==> job 3629 <==
Design Viterbi, start of the top module:
module Viterbi(Dx, Rx, oen, rxrdy, clock, seqrdy,reset
    );
clock: 8.85 ns
lec_check: 0
abc_area: 1
cap_margin: 20
cell_pad_in_sites_global_placement: 1
core_margin: 2
core_utilization: 68
cts_cluster_size: 25
gpl_routability_driven: 0
hold_slack_margin: -0.09
max_routing_layer: met4
min_routing_layer: met2
place_density_lb_addon: 0.07
setup_slack_margin: 0.55
slew_margin: 25
run.sh (not shown) runs the stock make flow with config.mk's settings and CLKGATE_MAP_FILE=.
==> job 1256 (differences from job 3629) <==
- CELL_PAD_IN_SITES_GLOBAL_PLACEMENT: 1 -> default
- CORE_UTILIZATION: 68 -> 72
- CTS_CLUSTER_DIAMETER: default -> 370
- CTS_CLUSTER_SIZE: 25 -> 83
- GPL_ROUTABILITY_DRIVEN: 0 -> default
- HOLD_SLACK_MARGIN: -0.09 -> default
- MAX_ROUTING_LAYER: met4 -> default
- MIN_ROUTING_LAYER: met2 -> default
- PLACE_DENSITY_LB_ADDON: 0.07 -> 0.16
- SETUP_SLACK_MARGIN: 0.55 -> default
- SLEW_MARGIN: 25 -> 20
==> flow/constraint.sdc (replaced) <==
create_clock -name core_clock -period 6.29 [get_ports {clock}]
set_input_delay 1.2580 -clock core_clock [delete_from_list [all_inputs] [get_ports {clock}]]
set_output_delay 1.2580 -clock core_clock [all_outputs]
set_load 0.01 [all_outputs]
==> summary of the runs <==
- Job 1256 stopped in global routing (5_1_grt) (GRT-0232). Job 3629 aborted during global placement without I/O (3_1_place_gp_skip_io).
- In synthesized cell count, job 3629 and job 1256 do not differ.
- In job 3629 the die area is larger than in job 1256, by about 6%.
- Area after synthesis is the same in job 3629 and job 1256.

---

==> v32: inputs <==
Starting RTL as in the previous note.
## Viterbi
module Viterbi(Dx, Rx, oen, rxrdy, clock, seqrdy,reset
    );
export LEC_CHECK = 0
export ABC_AREA = 1
export CAP_MARGIN = 20
export CORE_ASPECT_RATIO = 0.99
export CORE_MARGIN = 3
export CORE_UTILIZATION = 72
export CTS_CLUSTER_DIAMETER = 72
export CTS_CLUSTER_SIZE = 15
export MAX_ROUTING_LAYER = met4
export PLACE_DENSITY_LB_ADDON = 0.2
export SLEW_MARGIN = 10
create_clock -name core_clock -period 7.8 [get_ports {clock}]
==> inputs of v38, as changes to v32 <==
==> flow/config.mk (replaced) <==
export PLATFORM = sky130hd
export DESIGN_NAME = Viterbi
export DESIGN_NICKNAME = Viterbi
export VERILOG_FILES = /design/flow/design.v
export SDC_FILE = /design/flow/constraint.sdc
export NUM_CORES = 4
export LEC_CHECK = 0
export ABC_AREA = 1
export CAP_MARGIN = 20
export CORE_MARGIN = 2
export CORE_UTILIZATION = 72
export CTS_CLUSTER_DIAMETER = 395
export CTS_CLUSTER_SIZE = 95
export PLACE_DENSITY = 0.39
export SETUP_SLACK_MARGIN = 0.62
export SLEW_MARGIN = 20
==> flow/constraint.sdc (replaced) <==
create_clock -name core_clock -period 2.62 [get_ports {clock}]
set_input_delay 0.5240 -clock core_clock [delete_from_list [all_inputs] [get_ports {clock}]]
set_output_delay 0.5240 -clock core_clock [all_outputs]
set_load 0.01 [all_outputs]
==> inputs of v33, as changes to v32 <==
==> flow/config.mk (replaced) <==
export PLATFORM = sky130hd
export DESIGN_NAME = Viterbi
export DESIGN_NICKNAME = Viterbi
export VERILOG_FILES = /design/flow/design.v
export SDC_FILE = /design/flow/constraint.sdc
export NUM_CORES = 4
export LEC_CHECK = 0
export ABC_AREA = 1
export CAP_MARGIN = 20
export CORE_MARGIN = 8
export CORE_UTILIZATION = 40
export MIN_ROUTING_LAYER = met2
export PLACE_DENSITY_LB_ADDON = 0.27
export SLEW_MARGIN = 20
==> flow/constraint.sdc (replaced) <==
create_clock -name core_clock -period 8.0 [get_ports {clock}]
set_input_delay 1.6000 -clock core_clock [delete_from_list [all_inputs] [get_ports {clock}]]
set_output_delay 1.6000 -clock core_clock [all_outputs]
set_load 0.01 [all_outputs]
==> impl_metrics.tcl <==
# implementation run metrics
set metrics [dict create \
    grt_busiest_layer "met2" \
    post-cts-setup-buffers 62 \
    dp.cells 2529 \
    met1_usage_pct 93.8 \
    die_y_um 153 \
    rows 54 \
    stop_stage "5_1_grt" \
    place_ws_ns -4.04 \
    floorplan.core_util_pct 73.2 \
    core_area_um2 21800 \
    placedInstanceArea_um2 18600 \
    floorplan.die_area_um2 23400 \
    grt_overflow_total 2361 \
    global_route.usage.total_pct 105 \
    cts.repair.resized 168 \
    status "aborted with a tool error" \
    gp_congestion 0.953 \
    first_error_in_the_log "[ERROR GRT-0232] Routing congestion too high. Check the congestion heatmap in the GUI." \
]
The numbers above come from v38.

==> impl_metrics.tcl <==
# collected from the flow reports
set metrics [dict create \
    dp.cells 2265 \
    global_route.usage.total_pct 34.5 \
    floorplan.core_util_pct 74.3 \
    place_ws_ns 0.148 \
    ff_type "sky130_fd_sc_hd__dfrtp_1" \
    placedInstanceArea_um2 16300 \
    grt_busiest_layer "met2" \
    met1_usage_pct 42.0 \
    core_area_um2 21500 \
    synthesis.instances 2022 \
    post-cts-setup-buffers 0 \
    status "complete, no violations" \
    rows 53 \
    cts.repair.resized 0 \
    num-fill-cells 1452 \
    grt_overflow_total 0 \
    floorplan.die_area_um2 24000 \
    gp_congestion 0.949 \
]
The numbers above come from v32.

==> impl_metrics.tcl <==
# collected from the flow reports
set metrics [dict create \
    die_y_um 216 \
    met1_usage_pct 0 \
    placedInstanceArea_um2 16700 \
    place_ws_ns 0.417 \
    floorplan.die_area_um2 46600 \
    floorplan.core_util_pct 40.4 \
    status "complete, no violations" \
    grt_overflow_total 0 \
    core_area_um2 39500 \
    cts.repair.resized 0 \
    grt_busiest_layer "met3" \
    dp.cells 2523 \
    global_route.usage.total_pct 27.4 \
]
The numbers above come from v33.


---

==> v9 <==
Viterbi again, from the RTL that the note above started with.
Settings: LEC_CHECK=0, ABC_AREA=1, CAP_MARGIN=20, CORE_ASPECT_RATIO=0.99, CORE_MARGIN=2, CORE_UTILIZATION=71, CTS_CLUSTER_DIAMETER=322, CTS_CLUSTER_SIZE=34, MAX_ROUTING_LAYER=met4, SLEW_MARGIN=10; clock period 6.09 ns.
==> inputs of v35, as changes to v9 <==
Settings changed: CORE_ASPECT_RATIO 0.99 to not set, CORE_UTILIZATION 71 to 68, CTS_CLUSTER_DIAMETER 322 to 255, CTS_CLUSTER_SIZE 34 to not set, MAX_ROUTING_LAYER met4 to not set, PLACE_DENSITY_LB_ADDON set to 0.06, SLEW_MARGIN 10 to 20.
==> flow/constraint.sdc (replaced) <==
create_clock -name core_clock -period 8.0 [get_ports {clock}]
set_input_delay 1.6000 -clock core_clock [delete_from_list [all_inputs] [get_ports {clock}]]
set_output_delay 1.6000 -clock core_clock [all_outputs]
set_load 0.01 [all_outputs]
==> inputs of v7, as changes to v9 <==
Settings changed: ABC_AREA 1 to not set, CORE_ASPECT_RATIO 0.99 to not set, CORE_UTILIZATION 71 to 72, CTS_CLUSTER_DIAMETER 322 to 382, CTS_CLUSTER_SIZE 34 to 10, MAX_ROUTING_LAYER met4 to not set, SETUP_SLACK_MARGIN set to 2.58, SLEW_MARGIN 10 to 20, TNS_END_PERCENT set to 5.
==> flow/constraint.sdc (replaced) <==
create_clock -name core_clock -period 8.67 [get_ports {clock}]
set_input_delay 1.7340 -clock core_clock [delete_from_list [all_inputs] [get_ports {clock}]]
set_output_delay 1.7340 -clock core_clock [all_outputs]
set_load 0.01 [all_outputs]
==> inputs of v28, as changes to v9 <==
Settings changed: ABC_AREA 1 to not set, CORE_ASPECT_RATIO 0.99 to not set, CORE_UTILIZATION 71 to 57, CTS_CLUSTER_DIAMETER 322 to not set, CTS_CLUSTER_SIZE 34 to 79, MAX_ROUTING_LAYER met4 to not set, SETUP_SLACK_MARGIN set to -0.4, SLEW_MARGIN 10 to 20, TNS_END_PERCENT set to 5.
==> flow/constraint.sdc (replaced) <==
create_clock -name core_clock -period 4.42 [get_ports {clock}]
set_input_delay 0.8840 -clock core_clock [delete_from_list [all_inputs] [get_ports {clock}]]
set_output_delay 0.8840 -clock core_clock [all_outputs]
set_load 0.01 [all_outputs]
==> Slide: Implementation Results <==
Flow Results at a Glance

Timing
  • Post-route setup slack: -3.38 ns
  • Final number of setup-violating endpoints: 67

Clocking
  • Cell resize tally after clock tree synthesis: ~95
  • Num CTS Buffers: 28

Yosys
  • Portion of the post-synthesis area used by sequential elements: 37.3%
  • Multiplexer share: between 10% and 20%
  • Mean cell area of the mapped netlist: a little over 10 um^2
  • Cell types with the highest counts after synthesis: sky130_fd_sc_hd__dfrtp_1, sky130_fd_sc_hd__nor2_1, sky130_fd_sc_hd__mux2_2, sky130_fd_sc_hd__a21oi_1, sky130_fd_sc_hd__inv_1
  • Top cells by area: sky130_fd_sc_hd__dfrtp_1, sky130_fd_sc_hd__mux2_2, sky130_fd_sc_hd__ha_1, sky130_fd_sc_hd__dfstp_2, sky130_fd_sc_hd__a21oi_1
  • Yosys aoi share: roughly 14%
  • Basic Gates by Area: a little under an eighth

Die
  • Starting density of the core: ~58%
  • FP Rows: ~62
  • Total Die Area: 0.0304 mm^2

Place
  • DP Worst Slack: -3.52 ns
  • Routability-driven placement congestion ratio: between 0.9 and 1

Run status
  • Layout violations: setup timing
  • Status: failed layout checks
# the run above: v28

==> Slide: Implementation Results <==
Physical Implementation Snapshot

Yosys
  • Share of the synthesized area in the top cell type: between 30% and 40%
  • Yosys aoi share: about 16%
  • Top cells by area: sky130_fd_sc_hd__dfrtp_1, sky130_fd_sc_hd__nand2_1, sky130_fd_sc_hd__ha_1, sky130_fd_sc_hd__inv_1, sky130_fd_sc_hd__o21ai_0
  • Multiplexer share: ~1.1%
  • Basic Gates by Area: a little over a fifth
  • Portion of the post-synthesis area used by sequential elements: 38.6%
  • Cell types with the highest counts after synthesis: sky130_fd_sc_hd__nand2_1, sky130_fd_sc_hd__inv_1, sky130_fd_sc_hd__o21ai_0, sky130_fd_sc_hd__dfrtp_1, sky130_fd_sc_hd__ha_1
  • Mean cell area of the mapped netlist: between 7 and 8 um^2

Die
  • FP Rows: about 54
  • Starting density of the core: 72.5%
  • Height of the die: 153 um
  • Total Die Area: between 0.02 and 0.025 mm^2

Run status
  • Halt point of the flow: 5_1_grt
  • Status: stopped before the end

Place
  • DP Worst Slack: -0.714 ns
  • Routability-driven placement congestion ratio: around 0.96

Clocking
  • Cell resize tally after clock tree synthesis: 213
  • Num CTS Buffers: 11
# the run above: v9

==> Slide: Implementation Results <==
Flow Results at a Glance

Clocking
  • Cell resize tally after clock tree synthesis: around 78
  • Clock Latency Late Sink: 0.59 ns
  • Num CTS Buffers: 28

Place
  • Routability-driven placement congestion ratio: roughly 0.94
  • DP Worst Slack: around 0.22 ns

Yosys
  • Mean cell area of the mapped netlist: between 10 and 15 um^2
  • Basic Gates by Area: 11.3%
  • Top cells by area: sky130_fd_sc_hd__dfrtp_1, sky130_fd_sc_hd__mux2_2, sky130_fd_sc_hd__ha_1, sky130_fd_sc_hd__dfstp_2, sky130_fd_sc_hd__a21oi_1
  • Multiplexer share: approximately 17%
  • Yosys aoi share: roughly 14%

Die
  • Starting density of the core: about three quarters
  • FP Rows: 55
  • Total Die Area: approximately 0.024 mm^2

Run status
  • Status: finished clean

Critical path
  • Worst setup path endpoint: U2.DUT2.suma[0]
  • Worst Setup Path Type: register to register

Timing
  • Post-route setup slack: about 0.33 ns
  • Final number of setup-violating endpoints: 0

Flow run
  • Tool warnings: 39

Global routing
  • Wire length of the first global-routing pass: ~73000 um
# the run above: v7

==> Slide: Implementation Results <==
Flow Results at a Glance

Run status
  • Status: finished clean

Yosys
  • Cell types with the highest counts after synthesis: sky130_fd_sc_hd__nand2_1, sky130_fd_sc_hd__inv_1, sky130_fd_sc_hd__o21ai_0, sky130_fd_sc_hd__dfrtp_1, sky130_fd_sc_hd__ha_1
  • Portion of the post-synthesis area used by sequential elements: approximately two fifths
  • Mean cell area of the mapped netlist: 7.90 um^2
  • Multiplexer share: ~1.1%
  • Yosys aoi share: roughly 16%
  • Basic Gates by Area: between 20% and 30%
  • Top cells by area: sky130_fd_sc_hd__dfrtp_1, sky130_fd_sc_hd__nand2_1, sky130_fd_sc_hd__ha_1, sky130_fd_sc_hd__inv_1, sky130_fd_sc_hd__o21ai_0

Place
  • DP Worst Slack: around 0.28 ns

Clocking
  • Cell resize tally after clock tree synthesis: 0
  • Num CTS Buffers: 27

Timing
  • Post-route setup slack: ~0.58 ns

Die
  • Starting density of the core: 68.6%
# the run above: v35

